==> 05-22: inputs <==
Design udp_ipv4_tx, start of the top module:
module udp_ipv4_tx (
    input  wire             ap_clk,
    input  wire             ap_rst_n,
    input  wire  [31:0]     my_ip_addr,
    input  wire   [7:0]     ip_protocol,
    input  wire             s_axis_tx_meta_tvalid,
    output wire             s_axis_tx_meta_tready,
    input  wire [255:0]     s_axis_tx_meta_tdata,
    input  wire             s_axis_tx_data_tvalid,
    output wire             s_axis_tx_data_tready,
    input  wire  [63:0]     s_axis_tx_data_tdata,
    input  wire   [7:0]     s_axis_tx_data_tkeep,
    input  wire             s_axis_tx_data_tlast,
    output wire             m_axis_tx_data_tvalid,
    input  wire             m_axis_tx_data_tready,
    output wire   [63:0]    m_axis_tx_data_tdata,
    output wire    [7:0]    m_axis_tx_data_tkeep,
    output wire             m_axis_tx_data_tlast,
    output wire   [31:0]    datagrams_transmitted
);
clock: 1.17 ns
lec_check: 0
cap_margin: 20
core_margin: 2
core_utilization: 72
cts_cluster_diameter: 210
place_density_lb_addon: 0.27
setup_slack_margin: 0.1
slew_margin: 20
run.sh (not shown) runs the stock make flow with config.mk's settings and CLKGATE_MAP_FILE=.
==> inputs of 07-06, as changes to 05-22 <==
Settings changed: CORE_UTILIZATION 72 to 40, CTS_CLUSTER_DIAMETER 210 to not set, MAX_ROUTING_LAYER set to met4, PLACE_DENSITY_LB_ADDON 0.27 to not set, SETUP_SLACK_MARGIN 0.1 to -0.27, SLEW_MARGIN 20 to 35, TNS_END_PERCENT set to 90.
==> flow/constraint.sdc (replaced) <==
create_clock -name core_clock -period 6.34 [get_ports {ap_clk}]
set_input_delay 1.2680 -clock core_clock [delete_from_list [all_inputs] [get_ports {ap_clk}]]
set_output_delay 1.2680 -clock core_clock [all_outputs]
set_load 0.01 [all_outputs]
==> inputs of 03-01, as changes to 05-22 <==
Settings changed: CORE_UTILIZATION 72 to 44, CTS_CLUSTER_DIAMETER 210 to not set, PLACE_DENSITY set to 0.6, PLACE_DENSITY_LB_ADDON 0.27 to not set, SETUP_SLACK_MARGIN 0.1 to not set.
==> flow/constraint.sdc (replaced) <==
create_clock -name core_clock -period 3.07 [get_ports {ap_clk}]
set_input_delay 0.6140 -clock core_clock [delete_from_list [all_inputs] [get_ports {ap_clk}]]
set_output_delay 0.6140 -clock core_clock [all_outputs]
set_load 0.01 [all_outputs]
==> inputs of 10-03, as changes to 05-22 <==
Settings changed: ABC_AREA set to 1, CORE_UTILIZATION 72 to 61, CTS_CLUSTER_DIAMETER 210 to not set, CTS_CLUSTER_SIZE set to 96, PLACE_DENSITY set to 0.38, PLACE_DENSITY_LB_ADDON 0.27 to not set, SETUP_SLACK_MARGIN 0.1 to not set, TNS_END_PERCENT set to 10.
==> flow/constraint.sdc (replaced) <==
create_clock -name core_clock -period 3.07 [get_ports {ap_clk}]
set_input_delay 0.6140 -clock core_clock [delete_from_list [all_inputs] [get_ports {ap_clk}]]
set_output_delay 0.6140 -clock core_clock [all_outputs]
set_load 0.01 [all_outputs]
==> summary of the runs <==
07-06 produced a clean layout. 05-22 died in clock tree synthesis. 03-01 completed, yet does not pass: setup timing. 10-03 produced a clean layout. Of 10-03 and 03-01, 10-03 has the higher utilization (gap 18 points). Flip-flop count is the same in 07-06 and 03-01. Of 07-06 and 10-03, 10-03 has the higher fmax (gap 39%, measured against 10-03). Wire length: 07-06 < 10-03 < 03-01. The highest register-to-register slack belongs to 07-06, the lowest to 03-01.
==> figures <==
item	07-06	03-01	10-03	05-22
Nature of the critical path startpoint	register	register	register	-
Post-route DRC	0	0	0	-
Source-to-sink clock delay at the later pin of the worst-skew pair	600 ps	610 ps	630 ps	-
Count of final max-slew check failures	0	0	0	-
GRT met1 Usage	33.5%	38.1%	50.9%	-
Average size of a mapped cell	8.98 um2	8.98 um2	8.30 um2	8.98 um2
Total of clock buffers placed in the layout	108	100	97	-
Number of maximum-capacitance constraint violations	0	0	0	-
Sequential share of cell area	44.6%	41.6%	44.8%	-
Result of the run	complete, no violations	complete, but fails checks	complete, no violations	did not finish
Stage where the flow stopped	-	-	-	clock tree synthesis
Reasons for failing layout checks	-	setup timing	-	-
Maximum level of the CTS H-tree	3	3	2	-

---

==> tundra: inputs <==
udp_ipv4_tx again, from the RTL that the note above started with.
clock: 2.53 ns
lec_check: 0
abc_area: 1
cap_margin: 40
core_margin: 2
core_utilization: 70
cts_cluster_diameter: 316
cts_cluster_size: 17
hold_slack_margin: 0.29
setup_slack_margin: 0.36
slew_margin: 20
==> ember: changes against tundra <==
==> flow/config.mk (replaced) <==
export PLATFORM = sky130hd
export DESIGN_NAME = udp_ipv4_tx
export DESIGN_NICKNAME = udp_ipv4_tx
export VERILOG_FILES = /design/flow/design.v
export SDC_FILE = /design/flow/constraint.sdc
export NUM_CORES = 4
export LEC_CHECK = 0
export CAP_MARGIN = 20
export CORE_MARGIN = 2
export CORE_UTILIZATION = 40
export PLACE_DENSITY = 0.6
export SLEW_MARGIN = 20
==> flow/constraint.sdc (replaced) <==
create_clock -name core_clock -period 5.0 [get_ports {ap_clk}]
set_input_delay 1.0000 -clock core_clock [delete_from_list [all_inputs] [get_ports {ap_clk}]]
set_output_delay 1.0000 -clock core_clock [all_outputs]
set_load 0.01 [all_outputs]
==> summary of the runs <==
tundra ended with an error in global routing with ODB-0269. ember ran to the end with no violations. Against ember, the synthesized cell count of tundra is larger by 7.6%. In ember the area after synthesis is higher than in tundra, by about 0.56%. Against tundra, the die size of ember is larger by 74%.

---

==> zinc <==
udp_ipv4_tx again, from the RTL that the note above started with.
==> flow/config.mk <==
export PLATFORM = sky130hd
export DESIGN_NAME = udp_ipv4_tx
export DESIGN_NICKNAME = udp_ipv4_tx
export VERILOG_FILES = /design/flow/design.v
export SDC_FILE = /design/flow/constraint.sdc
export NUM_CORES = 4
export LEC_CHECK = 0
export ABC_AREA = 1
export CAP_MARGIN = 20
export CELL_PAD_IN_SITES_DETAIL_PLACEMENT = 2
export CORE_ASPECT_RATIO = 0.56
export CORE_MARGIN = 2
export CORE_UTILIZATION = 40
export CTS_CLUSTER_SIZE = 41
export GPL_ROUTABILITY_DRIVEN = 0
export GPL_TIMING_DRIVEN = 0
export MAX_ROUTING_LAYER = met5
export SETUP_SLACK_MARGIN = 0.89
export SLEW_MARGIN = 35
export TNS_END_PERCENT = 90
==> flow/constraint.sdc <==
create_clock -name core_clock -period 5.82 [get_ports {ap_clk}]
set_input_delay 1.1640 -clock core_clock [delete_from_list [all_inputs] [get_ports {ap_clk}]]
set_output_delay 1.1640 -clock core_clock [all_outputs]
set_load 0.01 [all_outputs]
==> quartz (differences from zinc) <==
Settings changed: ABC_AREA 1 to default, CELL_PAD_IN_SITES_DETAIL_PLACEMENT 2 to default, CORE_ASPECT_RATIO 0.56 to default, CORE_UTILIZATION 40 to 72, CTS_CLUSTER_SIZE 41 to 50, GPL_ROUTABILITY_DRIVEN 0 to default, GPL_TIMING_DRIVEN 0 to default, MAX_ROUTING_LAYER met5 to default, PLACE_DENSITY from default to 0.35, SETUP_SLACK_MARGIN 0.89 to 0.91, SLEW_MARGIN 35 to 20, TNS_END_PERCENT 90 to default.
==> flow/constraint.sdc (replaced) <==
create_clock -name core_clock -period 3.34 [get_ports {ap_clk}]
set_input_delay 0.6680 -clock core_clock [delete_from_list [all_inputs] [get_ports {ap_clk}]]
set_output_delay 0.6680 -clock core_clock [all_outputs]
set_load 0.01 [all_outputs]
==> qor summary <==
                                                                                          quartz          zinc
Result of the run                                                       aborted with a tool error  no timing/DRC/antenna violations
Last stage reached                                                                 global routing             -
Complex Gates by Area                                                                       20.5%         20.4%
DP HPWL                                                                                   50.9 mm        103 mm
Netlist area before placement                                                        0.0255 sq mm  0.0254 sq mm
Fa+ha+maj area frac                                                                        0.392%        0.395%
X dimension of the die                                                                     192 um        341 um
Instance count after placement with tap cells included                                       3453          4220
Die height                                                                                 192 um        192 um
Cells in synth_stat.txt                                                                      2842          3058
Top-area cell share                                                                         38.9%         39.1%
Post-synth area from yosys stat                                                      0.0255 sq mm  0.0254 sq mm
Post-synthesis xor/xnor area fraction                                                       1.54%        0.518%
Placed inst area                                                                     0.0292 sq mm  0.0297 sq mm
Post-synthesis share of cell area spent on and, or, nand and nor gates                      16.8%         18.0%
Cells after Synth                                                                            2842          3058
Proportion of synthesized chip area in sequential cells                                     54.8%         55.1%
Buffer count from post-CTS setup fixing                                                        16             0
Number of placement rows                                                                       68            69

---

==> inputs of run H <==
udp_ipv4_tx again, from the RTL that the note above started with.
Settings: LEC_CHECK=0, ABC_AREA=1, CAP_MARGIN=20, CORE_MARGIN=2, CORE_UTILIZATION=40, GPL_ROUTABILITY_DRIVEN=0, GPL_TIMING_DRIVEN=0, MAX_ROUTING_LAYER=met4, SETUP_SLACK_MARGIN=-0.27, SLEW_MARGIN=35, TNS_END_PERCENT=90; clock period 5.82 ns.
==> run P (differences from run H) <==
==> flow/config.mk (replaced) <==
export PLATFORM = sky130hd
export DESIGN_NAME = udp_ipv4_tx
export DESIGN_NICKNAME = udp_ipv4_tx
export VERILOG_FILES = /design/flow/design.v
export SDC_FILE = /design/flow/constraint.sdc
export NUM_CORES = 4
export LEC_CHECK = 0
export CAP_MARGIN = 20
export CORE_MARGIN = 2
export CORE_UTILIZATION = 72
export CTS_CLUSTER_DIAMETER = 210
export PLACE_DENSITY = 0.35
export SETUP_SLACK_MARGIN = 0.34
export SLEW_MARGIN = 20
==> flow/constraint.sdc (replaced) <==
create_clock -name core_clock -period 1.17 [get_ports {ap_clk}]
set_input_delay 0.2340 -clock core_clock [delete_from_list [all_inputs] [get_ports {ap_clk}]]
set_output_delay 0.2340 -clock core_clock [all_outputs]
set_load 0.01 [all_outputs]
==> run D (differences from run H) <==
==> flow/config.mk (replaced) <==
export PLATFORM = sky130hd
export DESIGN_NAME = udp_ipv4_tx
export DESIGN_NICKNAME = udp_ipv4_tx
export VERILOG_FILES = /design/flow/design.v
export SDC_FILE = /design/flow/constraint.sdc
export NUM_CORES = 4
export LEC_CHECK = 0
export CAP_MARGIN = 20
export CELL_PAD_IN_SITES_DETAIL_PLACEMENT = 2
export CORE_MARGIN = 2
export CORE_UTILIZATION = 47
export CTS_CLUSTER_DIAMETER = 350
export GPL_TIMING_DRIVEN = 0
export PLACE_DENSITY_LB_ADDON = 0.25
export SLEW_MARGIN = 20
==> flow/constraint.sdc (replaced) <==
create_clock -name core_clock -period 5.0 [get_ports {ap_clk}]
set_input_delay 1.0000 -clock core_clock [delete_from_list [all_inputs] [get_ports {ap_clk}]]
set_output_delay 1.0000 -clock core_clock [all_outputs]
set_load 0.01 [all_outputs]
==> notes.md <==
Notes on the flow outputs.

- The run stopped with a tool error.
- The stage at which the run stopped is clock tree synthesis (4_1_cts).
- The tool reported: "[ERROR DPL-0038] Utilization greater than 100%, impossible to legalize".
- Counting every instance in the synthesized netlist gives 2,842.
- The number of standard-cell rows in the floorplan reads 68.
- Of the total synthesized cell area, the portion taken by XOR and XNOR cells is 0.0154.
(the above is from run P)
==> notes.md <==
Reports from this run.

- The flow ran to the end and the layout has no timing, DRC or antenna violations.
- The cell count after synthesis reads between 3,000 and 4,000.
- The parity-gate share of the synthesized area counting xor and xnor cells is 0.00518.
- Among the non-sequential cells, AND-OR/OR-AND gates take the most area.
- The report lists the power per cell area as 374 mW/mm².
- Between clock sinks in the finished design, the worst skew comes to roughly 26 ps.
- met3 track demand over resource after global routing is 0.0377.
(the above is from run H)
==> notes.md <==
Notes on the flow outputs.

- The first error in the log reads "[ERROR DPL-0033] detailed placement checks failed during check placement".
- In this run, the synthesized area fraction spent on xor and xnor cells is recorded as 0.0154.
- By count the netlist is led by 585 x sky130_fd_sc_hd__nand2_1, 496 x sky130_fd_sc_hd__dfxtp_1, 380 x sky130_fd_sc_hd__a21oi_1.
- The flow did not finish.
- At floorplan, the net count of the design was reported as about 3,200.
- The stage at which the run stopped reads detailed placement (3_5_place_dp).
- The number of standard-cell rows in the floorplan reads approximately 85.
- The share of synthesized area in the top cell type comes to 0.389.
- The vertical die dimension reads 237 µm.
(the above is from run D)

---

==> run a: inputs <==
Starting RTL as in the previous note.
==> flow/config.mk <==
export PLATFORM = sky130hd
export DESIGN_NAME = udp_ipv4_tx
export DESIGN_NICKNAME = udp_ipv4_tx
export VERILOG_FILES = /design/flow/design.v
export SDC_FILE = /design/flow/constraint.sdc
export NUM_CORES = 4
export LEC_CHECK = 0
export CAP_MARGIN = 20
export CORE_MARGIN = 2
export CORE_UTILIZATION = 72
export CTS_CLUSTER_SIZE = 15
export PLACE_DENSITY = 0.79
export SETUP_SLACK_MARGIN = -0.23
export SLEW_MARGIN = 20
==> flow/constraint.sdc <==
create_clock -name core_clock -period 3.16 [get_ports {ap_clk}]
set_input_delay 0.6320 -clock core_clock [delete_from_list [all_inputs] [get_ports {ap_clk}]]
set_output_delay 0.6320 -clock core_clock [all_outputs]
set_load 0.01 [all_outputs]
==> run b: changes against run a <==
- ABC_AREA: default -> 1
- CORE_UTILIZATION: 72 -> 68
- CTS_CLUSTER_SIZE: 15 -> 96
- PLACE_DENSITY: 0.79 -> 0.38
- SETUP_SLACK_MARGIN: -0.23 -> default
==> flow/constraint.sdc (replaced) <==
create_clock -name core_clock -period 4.1 [get_ports {ap_clk}]
set_input_delay 0.8200 -clock core_clock [delete_from_list [all_inputs] [get_ports {ap_clk}]]
set_output_delay 0.8200 -clock core_clock [all_outputs]
set_load 0.01 [all_outputs]
==> run c: changes against run a <==
- ABC_AREA: default -> 1
- CELL_PAD_IN_SITES_GLOBAL_PLACEMENT: default -> 3
- CORE_MARGIN: 2 -> 4
- CORE_UTILIZATION: 72 -> 32
- CTS_CLUSTER_SIZE: 15 -> default
- MAX_ROUTING_LAYER: default -> met4
- MIN_ROUTING_LAYER: default -> met1
- PLACE_DENSITY: 0.79 -> 0.93
- SETUP_SLACK_MARGIN: -0.23 -> 0.51
==> flow/constraint.sdc (replaced) <==
create_clock -name core_clock -period 3.1 [get_ports {ap_clk}]
set_input_delay 0.6200 -clock core_clock [delete_from_list [all_inputs] [get_ports {ap_clk}]]
set_output_delay 0.6200 -clock core_clock [all_outputs]
set_load 0.01 [all_outputs]
==> qor.yml <==
run_status: "finished clean"
clkSlewWorstSetupHoldPaths_ns: 0.06
crit_start: "udp_tx_i.store_header[40]$_DFFE_PP_"
dp.cells: 4259
wl_microns: 95600
drtPass1Iterations: 5
r2r_setup_slack_ns: 0.07
p_sw_mw: 7.20
cpMostUsedCell: "buf_6"
the above is filed under run c

==> qor.yml <==
run_status: "complete, but fails checks"
so_faults: "capacitance limit, slew limit, setup timing"
slew_violations: 2
finalSetupViolCount: 170
drv_cap: 1
setup_ws_ns: -0.908
the above is filed under run a

==> qor.yml <==
run_status: "finished clean"
dp.cells: 3652
clkSlewWorstSetupHoldPaths_ns: 0.06
wl_microns: 78800
crit_start: "udp_tx_i.store_header[47]$_DFFE_PP_"
p_sw_mw: 4.70
port-buffer-count: 305
r2r_setup_slack_ns: 0.15
the above is filed under run b


---

==> try-violet <==
udp_ipv4_tx again, from the RTL that the note above started with.
make LEC_CHECK=0 CAP_MARGIN=20 CELL_PAD_IN_SITES_DETAIL_PLACEMENT=0 CELL_PAD_IN_SITES_GLOBAL_PLACEMENT=0 CORE_ASPECT_RATIO=1.24 CORE_MARGIN=2 CORE_UTILIZATION=70 CTS_CLUSTER_DIAMETER=292 MAX_ROUTING_LAYER=met5 MIN_ROUTING_LAYER=met1 PLACE_DENSITY_LB_ADDON=0.26 SETUP_SLACK_MARGIN=0.46 SLEW_MARGIN=20 finish   # period 1.95 ns
==> inputs of try-lagoon, as changes to try-violet <==
--- a/flow/config.mk
+++ b/flow/config.mk
@@ -6,4 +6,5 @@
 export NUM_CORES = 4
 export LEC_CHECK = 0
+export ABC_AREA = 1
 export CAP_MARGIN = 20
 export CELL_PAD_IN_SITES_DETAIL_PLACEMENT = 0
@@ -11,9 +12,10 @@
 export CORE_ASPECT_RATIO = 1.24
 export CORE_MARGIN = 2
-export CORE_UTILIZATION = 70
+export CORE_UTILIZATION = 72
 export CTS_CLUSTER_DIAMETER = 292
+export CTS_CLUSTER_SIZE = 17
+export HOLD_SLACK_MARGIN = 0.3
 export MAX_ROUTING_LAYER = met5
 export MIN_ROUTING_LAYER = met1
 export PLACE_DENSITY_LB_ADDON = 0.26
-export SETUP_SLACK_MARGIN = 0.46
 export SLEW_MARGIN = 20
==> flow/constraint.sdc (replaced) <==
create_clock -name core_clock -period 3.01 [get_ports {ap_clk}]
set_input_delay 0.6020 -clock core_clock [delete_from_list [all_inputs] [get_ports {ap_clk}]]
set_output_delay 0.6020 -clock core_clock [all_outputs]
set_load 0.01 [all_outputs]
==> summary of the runs <==
Of try-violet and try-lagoon, try-lagoon has the higher synthesized cell count (gap 7.1%, measured against try-lagoon). Of try-violet and try-lagoon, try-violet has the higher die size (gap 3.4%, measured against try-lagoon). try-violet aborted during 5_1_grt, error DPL-0038. try-lagoon reached the layout checks and failed them: setup timing. Against try-violet, the area after synthesis of try-lagoon is lower by about 0.55%.
==> figures <==
| item | try-lagoon | try-violet |
|---|---|---|
| Post-synth top area share | 0.391 | 0.389 |
| Number of placed cells counting well taps | 3,678 | 3,602 |
| Outcome | failed layout checks | stopped before the end |
| Last stage reached | - | 5_1_grt |
| Violated checks | setup timing | - |
| Distinct lib cells used | 47 | 78 |
| Area figure in the yosys stat output | 25,400 sq um | 25,500 sq um |
| Dpl cell area | 28,800 sq um | 30,500 sq um |
| Synthesized instance count | 3,058 | 2,842 |
| AND-OR/OR-AND Cells, Area Fraction | 0.204 | 0.205 |
| Cell count listed in synth_stat.txt | 3,058 | 2,842 |
| Sequential area share after synthesis | 0.551 | 0.548 |
| Basic Gates by Area | 0.180 | 0.168 |
| Horiz. Die Dim | 173 microns | 175 microns |
| Mux frac, synth | 0 | 0.0193 |
| Final weighted congestion of routability-driven global placement | 0.949 | 0.957 |
| Core outline area | 34,700 sq um | 35,800 sq um |
| Area fraction in full adders, half adders and majority gates | 0.00395 | 0.00392 |
| Effective utilization at floorplan | 0.731 | 0.712 |
| Combined area of all synthesized cells | 25,400 sq um | 25,500 sq um |
| Half-perimeter wire length of the detailed placement result | 50,200 microns | 53,700 microns |
| Vertical die dimension | 213 microns | 217 microns |
Power and IR drop assume default switching activity.
